==> job 6941: inputs <==
// vedic_mult8_reg
module vedic_mult8_reg (
  input  wire        clk,
  input  wire [7:0]  a,
  input  wire [7:0]  b,
  output reg  [15:0] p
);
  reg  [7:0]  a_q, b_q;
  wire [15:0] prod;
  bit_8_vedic u_mult (.in1(a_q), .in2(b_q), .out(prod));
  always @(posedge clk) begin
    a_q <= a;
    b_q <= b;
    p   <= prod;
  end
endmodule
clock: 4.4 ns
lec_check: 0
abc_area: 1
cap_margin: 35
core_margin: 2
core_utilization: 66
setup_slack_margin: -0.32
slew_margin: 20
run.sh (not shown) runs the stock make flow with config.mk's settings and CLKGATE_MAP_FILE=.
==> inputs of job 7870, as changes to job 6941 <==
- ABC_AREA: 1 -> default
- CORE_UTILIZATION: 66 -> 72
- CTS_CLUSTER_DIAMETER: default -> 90
- GPL_ROUTABILITY_DRIVEN: default -> 1
- GPL_TIMING_DRIVEN: default -> 1
- HOLD_SLACK_MARGIN: default -> -0.08
- PLACE_DENSITY: default -> 0.64
- SETUP_SLACK_MARGIN: -0.32 -> -0.09
==> flow/constraint.sdc (replaced) <==
create_clock -name core_clock -period 4.68 [get_ports {clk}]
set_input_delay 0.9360 -clock core_clock [delete_from_list [all_inputs] [get_ports {clk}]]
set_output_delay 0.9360 -clock core_clock [all_outputs]
set_load 0.01 [all_outputs]
==> inputs of job 7092, as changes to job 6941 <==
- CAP_MARGIN: 35 -> 20
- CORE_UTILIZATION: 66 -> 40
- GPL_ROUTABILITY_DRIVEN: default -> 0
- GPL_TIMING_DRIVEN: default -> 0
- SETUP_SLACK_MARGIN: -0.32 -> default
==> flow/constraint.sdc (replaced) <==
create_clock -name core_clock -period 5.1 [get_ports {clk}]
set_input_delay 1.0200 -clock core_clock [delete_from_list [all_inputs] [get_ports {clk}]]
set_output_delay 1.0200 -clock core_clock [all_outputs]
set_load 0.01 [all_outputs]
==> summary of the runs <==
Core utilization: job 6941 is higher than job 7092 (36 points).
In job 6941 the clock skew is higher than in job 7092, by 0.0051 ns.
In job 7092 the worst hold slack is lower than in job 6941, by 0.13 ns.
Flip-flop count is the same in job 7092 and job 6941.
In job 7092 the area after synthesis is higher than in job 7870, by 5.9%.
In job 6941 the clock power is larger than in job 7092, by about 4%.
Job 7092 ran to the end with no violations. Job 6941 completed and failed the layout checks on setup timing. Job 7870 ended with an error in 4_1_cts with DPL-0038.
In job 6941 the critical path depth is higher than in job 7092, by 2.
Against job 6941, the clock-buffer cell count of job 7092 is lower by 1.
==> figures <==
| metric | job 7870 | job 7092 | job 6941 |
|---|---|---|---|
| Power density over the cells | - | 365 mW/mm2 | 482 mW/mm2 |
| Core area | 0.00435 mm2 | 0.00826 mm2 | 0.00507 mm2 |
| Max-slew headroom | - | 0.724 | 0.743 |
| Period Utilization, post-route | - | 0.943 | 1.09 |
| Leak Pwr | - | 2.60 nW | 2.71 nW |
| Launch instance of the worst register-to-register path | - | b_q[1] | a_q[1] |
| Met3 layer wire length in the routed design | - | 200 um | 223 um |
| Number of buffers created by CTS | - | 5 | 5 |
| Setup fix buffers added after clock tree synthesis | - | 0 | 2 |
| Maximum single-stage delay on the critical path | - | 0.53 ns | 0.43 ns |
| Outcome | stopped before the end | complete, no violations | complete, but fails checks |
| Failing step | 4_1_cts | - | - |
| Reasons for failing layout checks | - | - | setup timing |
| Final setup fails | - | 0 | 7 |
| CP Class | - | register to register | register to register |
| Antenna cell count | - | 0 | 0 |
| Number of warnings in the stage logs | - | 26 | 30 |
| Met2 track demand over resource | - | 0.252 | 0.527 |
| Post-synthesis cell count | 351 | 460 | 460 |

==> v10 <==
Starting RTL as in the previous note.
==> flow/config.mk <==
export PLATFORM = sky130hd
export DESIGN_NAME = vedic_mult8_reg
export DESIGN_NICKNAME = vedic_mult8_reg
export VERILOG_FILES = /design/flow/design.v
export SDC_FILE = /design/flow/constraint.sdc
export NUM_CORES = 4
export LEC_CHECK = 0
export CAP_MARGIN = 40
export CORE_MARGIN = 2
export CORE_UTILIZATION = 72
export CTS_CLUSTER_DIAMETER = 97
export SETUP_SLACK_MARGIN = -0.31
export SLEW_MARGIN = 20
==> flow/constraint.sdc <==
create_clock -name core_clock -period 4.66 [get_ports {clk}]
set_input_delay 0.9320 -clock core_clock [delete_from_list [all_inputs] [get_ports {clk}]]
set_output_delay 0.9320 -clock core_clock [all_outputs]
set_load 0.01 [all_outputs]
==> v31 (differences from v10) <==
Settings changed: CAP_MARGIN 40 to 35, CTS_CLUSTER_DIAMETER 97 to 217, CTS_CLUSTER_SIZE set to 40, GPL_ROUTABILITY_DRIVEN set to 1, GPL_TIMING_DRIVEN set to 1, HOLD_SLACK_MARGIN set to 0.04, SETUP_SLACK_MARGIN -0.31 to -0.09.
==> flow/constraint.sdc (replaced) <==
create_clock -name core_clock -period 1.97 [get_ports {clk}]
set_input_delay 0.3940 -clock core_clock [delete_from_list [all_inputs] [get_ports {clk}]]
set_output_delay 0.3940 -clock core_clock [all_outputs]
set_load 0.01 [all_outputs]
==> notes.md <==
Results of the flow run.

Per the OpenROAD floorplan log, the area of the core is 4350 um2. The share of Yosys cell area claimed by the top area cell type stands at 0.254. At the end of routability-driven placement, the weighted congestion stood at 0.827. Synthesis produced a netlist with a net count of 460. Per the synthesis report, the simple-gate share of the synthesized area is 0.154. The first error in the log reads "[ERROR DPL-0033] detailed placement checks failed during check placement".

For reference, the mux area share after synthesis is 0. Pin placement for this block handled 33 I/O pins. The cell count after synthesis came out at 351.

The commonest cells after synthesis are 70 x sky130_fd_sc_hd__inv_1, 66 x sky130_fd_sc_hd__ha_1, 56 x sky130_fd_sc_hd__and2_1. The row count stands at 24. The stage where the run came to a stop is detailed placement. The flow did not finish. The mean instance size in the synthesized netlist stands at 9.25 um2. The mapped netlist covers 3250 um2. The die is 71.1 um tall.
-- figures above: v31

==> notes.md <==
Results of the flow run.

Ranked by instance count, the synthesized netlist is headed by 70 x sky130_fd_sc_hd__inv_1, 66 x sky130_fd_sc_hd__ha_1, 56 x sky130_fd_sc_hd__and2_1. The floorplan step defined a core boundary enclosing 4350 um2. According to the floorplan log, the row count is 24. Averaged over all synthesized cells, the footprint is 9.25 um2. The net count of the mapped netlist stands at 460. After technology mapping, the gate count stands at 351. Yosys shows that the main logic family after synthesis is adder cells. Of the total synthesized cell area, the portion taken by AND, OR, NAND and NOR gates is 0.154. The tool reported: "[ERROR GRT-0232] Routing congestion too high. Check the congestion heatmap in the GUI".

The clock sink count stands at 32. The run stopped with a tool error. The flow stopped in global routing. The height of the die stands at 71.1 um. Summing all multiplexer cells gives an area fraction of 0. The fraction of registers with async set/reset stands at 0. The area fraction of the largest cell type after synthesis is 0.254.

During I/O placement, the number of pins put on the boundary was 33.
-- figures above: v10


==> v4: inputs <==
Starting RTL as in the previous note.
make LEC_CHECK=0 ABC_AREA=1 CAP_MARGIN=20 CORE_ASPECT_RATIO=1.51 CORE_MARGIN=2 CORE_UTILIZATION=40 CTS_CLUSTER_DIAMETER=310 CTS_CLUSTER_SIZE=42 PLACE_DENSITY=0.37 SLEW_MARGIN=20 finish   # period 5.1 ns
==> inputs of v13, as changes to v4 <==
==> flow/config.mk (replaced) <==
export PLATFORM = sky130hd
export DESIGN_NAME = vedic_mult8_reg
export DESIGN_NICKNAME = vedic_mult8_reg
export VERILOG_FILES = /design/flow/design.v
export SDC_FILE = /design/flow/constraint.sdc
export NUM_CORES = 4
export LEC_CHECK = 0
export ABC_AREA = 1
export CAP_MARGIN = 20
export CORE_MARGIN = 9
export CORE_UTILIZATION = 40
export CTS_CLUSTER_DIAMETER = 311
export GPL_ROUTABILITY_DRIVEN = 0
export GPL_TIMING_DRIVEN = 1
export HOLD_SLACK_MARGIN = -0.03
export MIN_ROUTING_LAYER = met1
export PLACE_DENSITY_LB_ADDON = 0.22
export SLEW_MARGIN = 0
export TNS_END_PERCENT = 80
==> inputs of v2, as changes to v4 <==
==> flow/config.mk (replaced) <==
export PLATFORM = sky130hd
export DESIGN_NAME = vedic_mult8_reg
export DESIGN_NICKNAME = vedic_mult8_reg
export VERILOG_FILES = /design/flow/design.v
export SDC_FILE = /design/flow/constraint.sdc
export NUM_CORES = 4
export LEC_CHECK = 0
export CAP_MARGIN = 20
export CORE_MARGIN = 2
export CORE_UTILIZATION = 64
export SLEW_MARGIN = 20
==> flow/constraint.sdc (replaced) <==
create_clock -name core_clock -period 3.44 [get_ports {clk}]
set_input_delay 0.6880 -clock core_clock [delete_from_list [all_inputs] [get_ports {clk}]]
set_output_delay 0.6880 -clock core_clock [all_outputs]
set_load 0.01 [all_outputs]
==> qor summary <==
item	v2	v13	v4
OpenROAD warning count	-	26	28
Outcome	did not finish	timing/DRC/antenna clean	timing/DRC/antenna clean
Stage where the flow stopped	global routing (5_1_grt)	-	-
Final WS setup	-	0.319 ns	0.280 ns
Final Hold Vio Count	-	0	0
Relative max-transition margin	-	75.5%	74.8%
Fraction of the yosys area taken by sequential cells	19.7%	18.6%	18.6%
Core utilization at floorplan	67.4%	41.4%	41.1%
Final weighted congestion in routability-driven placement	0.827	-	0.795
Clock group	-	0.000251 W	0.000373 W
Area Overhead vs Synth	-	19.9%	22.9%
Design Area, Final	-	4120 µm²	4220 µm²
Count of final max-slew check failures	-	0	0
Arrival time worst endpoint	-	4.98 ns	5.00 ns
Number of instances in the synthesized netlist	351	460	460
Number of cells in the yosys synthesis report	351	460	460
Fraction of the cycle the final worst path needs	-	93.7%	94.5%
Share of power burned in combinational logic	-	61.3%	57.8%
Synthesized netlist net count	460	569	569
Drt via density	-	4.44	4.51
Switching Share	-	40.7%	38.2%
Top cell type's share of synthesized area	25.4%	24.0%	24.0%
Antenna diode count	-	0	0
Kind of end point of the critical path	-	flip-flop	flip-flop

==> zinc <==
==> flow/design.v <==
module vedic_mult8_reg (
  input  wire        clk,
  input  wire [7:0]  a,
  input  wire [7:0]  b,
  output reg  [15:0] p
);
  reg  [7:0]  a_q, b_q;
  wire [15:0] prod;
  bit_8_vedic u_mult (.in1(a_q), .in2(b_q), .out(prod));
  always @(posedge clk) begin
    a_q <= a;
    b_q <= b;
    p   <= prod;
  end
endmodule

`timescale 1ns / 1ps
module bit_2_vedic(in1,in2,out);
input [1:0] in1,in2;
output [3:0] out;
wire pp1,pp2,pp3,pp4;
assign pp1=in1[0]&in2[0];
assign pp2=in1[1]&in2[0];
assign pp3=in1[0]&in2[1];
assign pp4=in1[1]&in2[1];
assign out=pp1+{pp2,1'b0}+{pp3,1'b0}+{pp4,2'b00};
endmodule
`timescale 1ns / 1ps
module bit_4_vedic(in1,in2,out);
input [3:0] in1,in2;
output [7:0] out;
wire [3:0] pp1,pp2,pp3,pp4;
bit_2_vedic b1(in1[1:0],in2[1:0],pp1);
bit_2_vedic b2(in1[1:0],in2[3:2],pp2);
bit_2_vedic b3(in1[3:2],in2[1:0],pp3);
bit_2_vedic b4(in1[3:2],in2[3:2],pp4);
assign out=pp1+{pp2,2'b00}+{pp3,2'b00}+{pp4,4'b0000};
endmodule
`timescale 1ns / 1ps
module bit_8_vedic(in1,in2,out);
input [7:0] in1,in2;
output [15:0] out;
wire [7:0] pp1,pp2,pp3,pp4;
bit_4_vedic a1(in1[3:0],in2[3:0],pp1);
bit_4_vedic a2(in1[3:0],in2[7:4],pp2);
bit_4_vedic a3(in1[7:4],in2[3:0],pp3);
bit_4_vedic a4(in1[7:4],in2[7:4],pp4);
assign out=pp1+{pp2,4'b0000}+{pp3,4'b0000}+{pp4,8'b00000000};
endmodule
==> flow/run.sh <==
#!/bin/bash
# the make line also repeats each setting of config.mk as NAME=value (left out here)
make -C /OpenROAD-flow-scripts/flow DESIGN_CONFIG=/design/flow/config.mk WORK_HOME=/design/flow/orfs CLKGATE_MAP_FILE= finish
==> flow/config.mk <==
export PLATFORM = sky130hd
export DESIGN_NAME = vedic_mult8_reg
export DESIGN_NICKNAME = vedic_mult8_reg
export VERILOG_FILES = /design/flow/design.v
export SDC_FILE = /design/flow/constraint.sdc
export NUM_CORES = 4
export LEC_CHECK = 0
export ABC_AREA = 1
export CAP_MARGIN = 35
export CORE_MARGIN = 7
export CORE_UTILIZATION = 30
export CTS_CLUSTER_DIAMETER = 278
export CTS_CLUSTER_SIZE = 100
export GPL_ROUTABILITY_DRIVEN = 1
export GPL_TIMING_DRIVEN = 1
export SLEW_MARGIN = 20
export TNS_END_PERCENT = 35
==> flow/constraint.sdc <==
create_clock -name core_clock -period 3.42 [get_ports {clk}]
set_input_delay 0.6840 -clock core_clock [delete_from_list [all_inputs] [get_ports {clk}]]
set_output_delay 0.6840 -clock core_clock [all_outputs]
set_load 0.01 [all_outputs]
==> amber: changes against zinc <==
Settings changed: CAP_MARGIN 35 to 20, CORE_MARGIN 7 to 2, CORE_UTILIZATION 30 to 72, CTS_CLUSTER_DIAMETER 278 to 371, CTS_CLUSTER_SIZE 100 to 98, GPL_ROUTABILITY_DRIVEN 1 to not set, GPL_TIMING_DRIVEN 1 to not set, TNS_END_PERCENT 35 to not set.
==> flow/constraint.sdc (replaced) <==
create_clock -name core_clock -period 5.01 [get_ports {clk}]
set_input_delay 1.0020 -clock core_clock [delete_from_list [all_inputs] [get_ports {clk}]]
set_output_delay 1.0020 -clock core_clock [all_outputs]
set_load 0.01 [all_outputs]
==> sierra: changes against zinc <==
Settings changed: CORE_MARGIN 7 to 2, CORE_UTILIZATION 30 to 72, CTS_CLUSTER_DIAMETER 278 to 221, CTS_CLUSTER_SIZE 100 to 14, GPL_ROUTABILITY_DRIVEN 1 to not set, GPL_TIMING_DRIVEN 1 to not set, SETUP_SLACK_MARGIN set to -0.32, TNS_END_PERCENT 35 to not set.
==> flow/constraint.sdc (replaced) <==
create_clock -name core_clock -period 4.4 [get_ports {clk}]
set_input_delay 0.8800 -clock core_clock [delete_from_list [all_inputs] [get_ports {clk}]]
set_output_delay 0.8800 -clock core_clock [all_outputs]
set_load 0.01 [all_outputs]
==> delta: changes against zinc <==
Settings changed: CAP_MARGIN 35 to 0, CORE_UTILIZATION 30 to 53, CTS_CLUSTER_DIAMETER 278 to 331, GPL_TIMING_DRIVEN 1 to 0.
==> results <==
item	amber	zinc	sierra	delta
Outcome	finished clean	finished with violations	stopped before the end	finished with violations
Failing step	-	-	global routing (5_1_grt)	-
Layout check failures	-	setup timing	-	setup timing
Final Hold Viols	0	0	-	0
Worst voltage drop across the vdd grid	0.000278 V	0.000313 V	-	0.000643 V
Count of antenna diodes in the layout	0	0	-	0
Start point of the critical path	b_q[1]	b_q[0]	-	a_q[3]
Final design area excluding fillers	4100 um^2	4730 um^2	-	4420 um^2
Relative max-transition margin	74.1%	83.1%	-	70.3%
Number of instances on the worst hold path	2	2	-	3
Setup slack of the most critical reg-to-reg path	0.15 ns	-1.18 ns	-	-1.26 ns
Initial DRT Pass Iterations	4	5	-	4
Worst Skew	0.00326 ns	0.00397 ns	-	0.00328 ns
Total setup violations reported at the end of the flow	0	10	-	11
Standard cell with the maximum stage delay on the critical path	sky130_fd_sc_hd__fa_1	sky130_fd_sc_hd__fa_1	-	sky130_fd_sc_hd__fa_1
Clock input transition at the sequential cells of the worst setup and hold paths	0.07 ns	0.06 ns	-	0.07 ns
Combined flip-flop and latch cell area	651 um^2	653 um^2	-	668 um^2
Final total negative setup slack	0 ns	-9.37 ns	-	-9.80 ns
Part of the power in the clock network	13.3%	15.7%	-	14.1%

==> inputs of branch harbor <==
Starts from the design.v that is shown in full above.
clock: 2.54 ns
lec_check: 0
cap_margin: 20
core_margin: 2
core_utilization: 65
slew_margin: 20
==> branch quartz (differences from branch harbor) <==
Settings changed: ABC_AREA from default to 1, CORE_UTILIZATION 65 to 72, CTS_CLUSTER_DIAMETER from default to 371, CTS_CLUSTER_SIZE from default to 98, PLACE_DENSITY from default to 0.39, SETUP_SLACK_MARGIN from default to 1.1, TNS_END_PERCENT from default to 10.
==> flow/constraint.sdc (replaced) <==
create_clock -name core_clock -period 5.01 [get_ports {clk}]
set_input_delay 1.0020 -clock core_clock [delete_from_list [all_inputs] [get_ports {clk}]]
set_output_delay 1.0020 -clock core_clock [all_outputs]
set_load 0.01 [all_outputs]
==> branch tundra (differences from branch harbor) <==
Settings changed: CAP_MARGIN 20 to 35, CORE_UTILIZATION 65 to 68, CTS_CLUSTER_DIAMETER from default to 90, GPL_ROUTABILITY_DRIVEN from default to 1, GPL_TIMING_DRIVEN from default to 1, HOLD_SLACK_MARGIN from default to -0.08, SETUP_SLACK_MARGIN from default to -0.09.
==> flow/constraint.sdc (replaced) <==
create_clock -name core_clock -period 4.68 [get_ports {clk}]
set_input_delay 0.9360 -clock core_clock [delete_from_list [all_inputs] [get_ports {clk}]]
set_output_delay 0.9360 -clock core_clock [all_outputs]
set_load 0.01 [all_outputs]
==> branch lagoon (differences from branch harbor) <==
Settings changed: CORE_UTILIZATION 65 to 40.
==> flow/constraint.sdc (replaced) <==
create_clock -name core_clock -period 5.1 [get_ports {clk}]
set_input_delay 1.0200 -clock core_clock [delete_from_list [all_inputs] [get_ports {clk}]]
set_output_delay 1.0200 -clock core_clock [all_outputs]
set_load 0.01 [all_outputs]
==> results.toml <==
# physical design summary
[status]
outcome = "timing/DRC/antenna clean"

[global_route]
met3_usage = 0.0718

[synthesis]
ys_types = 22

[floorplan]
num_rows = 25
die_h_um = 73.1

[cts]
cts_resized = 35
cts_setup_buffers = 12
(the above is from branch quartz)
==> results.toml <==
# physical design summary
[cts]
cts_setup_buffers = 1

[global_route]
met3_usage = 0.0249

[synthesis]
ys_types = 31

[status]
outcome = "timing/DRC/antenna clean"
(the above is from branch lagoon)
==> results.toml <==
# yosys + openroad results
[global_route]
met3_usage = 0.598

[cts]
cts_resized = 27
cts_setup_buffers = 6

[floorplan]
num_rows = 25

[status]
error = "[ERROR GRT-0232] Routing congestion too high. Check the congestion heatmap in the GUI."
lastStage = "global routing"
outcome = "did not finish"

[synthesis]
ys_types = 31
(the above is from branch harbor)
==> results.toml <==
# physical design summary
[final_timing]
setup_slack_ns = -0.482
setup_viol_count_final = 8

[status]
check.faults = "negative setup slack"
outcome = "failed layout checks"

[floorplan]
num_rows = 25

[global_route]
met3_usage = 0.0898

[cts]
cts_resized = 61

[synthesis]
ys_types = 31
(the above is from branch tundra)
Power is estimated from default activity; no workload was simulated.
